== lane 1 ==
==> flow/design.v (excerpt) <==
module sys_ref_core #(parameter DATA_WIDTH = 8, ADDR_WIDTH = 4)
(
 input   wire                      CLK,
 input   wire                      RST,             
 input   wire  [DATA_WIDTH-1:0]    UART_RX_DATA,
 input   wire                      UART_RX_Valid,
 input   wire                      FIFO_FULL,
 output  wire  [DATA_WIDTH-1:0]    FIFO_WR_DATA,
 output  wire                      FIFO_WR_INC,
 output  wire  [DATA_WIDTH-1:0]    UART_Config,
 output  wire  [DATA_WIDTH-1:0]    Div_Ratio,
 output  wire                      CLKDIV_EN
);
Size: ~1900 cells after synthesis, about 180 flip-flops, about 17000 sq um of cells after synthesis.
Settings: LEC_CHECK=0, ABC_AREA=0, CAP_MARGIN=5, CELL_PAD_IN_SITES_GLOBAL_PLACEMENT=1, CORE_MARGIN=8, CORE_UTILIZATION=22, CTS_CLUSTER_DIAMETER=279, CTS_CLUSTER_SIZE=45, GPL_ROUTABILITY_DRIVEN=0, HOLD_SLACK_MARGIN=0.29, MAX_ROUTING_LAYER=met4, MIN_ROUTING_LAYER=met2, PLACE_DENSITY=0.35, SETUP_SLACK_MARGIN=-1.91, SLEW_MARGIN=20, TNS_END_PERCENT=75; clock period 22.9 ns.
run.sh (not shown) runs the stock make flow with config.mk's settings and CLKGATE_MAP_FILE=.
The flow completed for lane 1, but it is not clean: the layout still shows negative setup slack.
### lane 1 -> lane 2
Settings: CAP_MARGIN: 5 -> 20; MAX_ROUTING_LAYER: met4 -> unset; MIN_ROUTING_LAYER: met2 -> unset; CORE_UTILIZATION: 22 -> 65; CORE_MARGIN: 8 -> 2; ABC_AREA: 0 -> unset; TNS_END_PERCENT: 75 -> unset; CTS_CLUSTER_DIAMETER: 279 -> unset; SETUP_SLACK_MARGIN: -1.91 -> unset; HOLD_SLACK_MARGIN: 0.29 -> unset; CTS_CLUSTER_SIZE: 45 -> unset; CELL_PAD_IN_SITES_GLOBAL_PLACEMENT: 1 -> unset; PLACE_DENSITY: 0.35 -> 0.6; GPL_ROUTABILITY_DRIVEN: 0 -> unset; the clock period (ns, I/O delays scaled along): 22.9 -> 32.6.
### Flow results
[flow] lane 1 | stages: complete | final checks: fail | reason: negative setup slack
Lane 2: no failed stages, no open violations at the end
The final reports for lane 2 and lane 1 show power density of the placed cells lower in the former.
Compared to lane 1, lane 2 has net switching component of the power 38% lower.
Looking at fraction of power consumed by combinational cells, lane 2 sits 2.6 points lower than lane 1 does.
Diff lane 1 -> lane 2 | first-iteration DRC count | down by more than a quarter
Diff lane 1..lane 2 | inverter count of the layout excluding clock inverters | unchanged
For combinational power, dividing the value from lane 2 by the value from lane 1 gives 0.62.
As of lane 2, highest achievable clock rate had fallen by more than 10% compared to lane 1.
For worst slack on hold paths, lane 2 and lane 1 come out practically identical.
Per the comparison of lane 2 with lane 1, worst max-slew margin expressed relative to the limit went up by 6.9 points; share of the core filled with cells in the final layout climbed 41 points.
Setup changes, lane 2 to lane 3
Settings: an added CORE_ASPECT_RATIO of 0.5; an added TNS_END_PERCENT of 5; a change of the clock period (ns, I/O delays scaled along) from 32.6 to 30.0.
### Flow results
Lane 3 reached the final stage; the timing, design-rule and antenna checks on its layout passed. Going from lane 2 to lane 3, the cell count after placement was found to have gone up by 9. Taking lane 2 as the reference, in lane 3 detailed-route via count went up by 2.5%, aggregate routed wire length went up by 3.1%.
## Diff of input files: lane 4 against lane 3
Settings: swapping 20 for 10 in SLEW_MARGIN; swapping 65 for 46 in CORE_UTILIZATION; putting CTS_CLUSTER_SIZE at 88 where nothing was set; swapping 0.6 for 0.41 in PLACE_DENSITY; putting HOLD_SLACK_MARGIN at -0.09 where nothing was set; putting CTS_CLUSTER_DIAMETER at 335 where nothing was set; putting CELL_PAD_IN_SITES_GLOBAL_PLACEMENT at 0 where nothing was set; clearing CORE_ASPECT_RATIO, which used to be 0.5; putting GPL_ROUTABILITY_DRIVEN at 0 where nothing was set.
Findings:
Lane 4 ran to completion and came out clean on the timing, design-rule and antenna checks.
Compared with lane 3, lane 4 has extra setup slack.
Taking lane 3 as the reference, in lane 4 logic depth of the worst register-to-register path increased 2; cell area shows an increase of about 1%; wire length has increased; count of antenna diodes in the layout down 1.

========
sys_ref_core again, from the RTL that the note above started with.
clock: 22.9 ns
lec_check: 0
abc_area: 0
cap_margin: 5
cell_pad_in_sites_detail_placement: 2
cell_pad_in_sites_global_placement: 1
core_aspect_ratio: 1.66
core_margin: 8
core_utilization: 22
cts_cluster_diameter: 279
cts_cluster_size: 40
gpl_routability_driven: 0
hold_slack_margin: 0.1
max_routing_layer: met4
min_routing_layer: met2
place_density: 0.35
setup_slack_margin: -1.91
slew_margin: 20
tns_end_percent: 75
The starting point ran to the end with violations: setup timing.
==> next run, changes <==
Settings changed: ABC_AREA 0 to not set, CAP_MARGIN 5 to 20, CELL_PAD_IN_SITES_DETAIL_PLACEMENT 2 to not set, CELL_PAD_IN_SITES_GLOBAL_PLACEMENT 1 to not set, CORE_ASPECT_RATIO 1.66 to not set, CORE_MARGIN 8 to 2, CORE_UTILIZATION 22 to 40, CTS_CLUSTER_DIAMETER 279 to not set, CTS_CLUSTER_SIZE 40 to not set, GPL_ROUTABILITY_DRIVEN 0 to not set, HOLD_SLACK_MARGIN 0.1 to not set, MAX_ROUTING_LAYER met4 to not set, MIN_ROUTING_LAYER met2 to not set, PLACE_DENSITY 0.35 to 0.6, SETUP_SLACK_MARGIN -1.91 to not set, TNS_END_PERCENT 75 to not set.
Clock period 22.9 ns to 28.4 ns, I/O delays scaled along.
Outcome:
- The new run passed the timing, design-rule and antenna checks
- total power is lower by about 30%
- setup slack gains 3.3 ns
- synthesized cell count stays the same
- combinational power is lower by about 30%
- wire length is lower by about 40%
- core utilization is higher by 16 points
- final cell count is lower by 24%
==> next run, changes <==
Settings changed: CORE_UTILIZATION 40 to 65, PLACE_DENSITY 0.6 to not set.
Clock period 28.4 ns to 15.8 ns, I/O delays scaled along.
What happened: Now the flow ran to the end with violations: setup timing. Critical path depth goes down by 2. Total power went up by well over a third. Setup slack got worse by 12 ns. Wire length climbs by well over a third. First-iteration DRC count rose by well over a third. Design area climbs by about a fifth. Clock-buffer cell count came out lower by 3. Non-clock buffer count is higher by 449. Worst hold slack improved by 0.013 ns. Flip-flop count does not change.
==> next run, changes <==
Settings changed: CORE_UTILIZATION 65 to 40, PLACE_DENSITY set to 0.6.
Clock period 15.8 ns to 30.0 ns, I/O delays scaled along.
Now the flow completed without violations; setup slack gets better by 12 ns; core utilization fell by 44 points; clock-buffer cell count stays the same; hold slack loses 0.015 ns; wire length went down by 29%; cell count goes down by 10%; sequential share of layout area is higher by 4.5 points; design area goes down by 18%; area after synthesis does not change; total power falls by 52%; first-iteration DRC count is lower by 61%.
==> next run, changes <==
Settings changed: GPL_TIMING_DRIVEN set to 0, PLACE_DENSITY 0.6 to not set, SLEW_MARGIN 20 to 0.
Outcome: The new run produced a clean layout; count of clock-buffer cells in the layout went up by 1; clock skew hardly moves; setup slack is worse by 0.52 ns; cell count went up by a few percent.
No activity file was given, so power comes from the tool's default toggle rates.
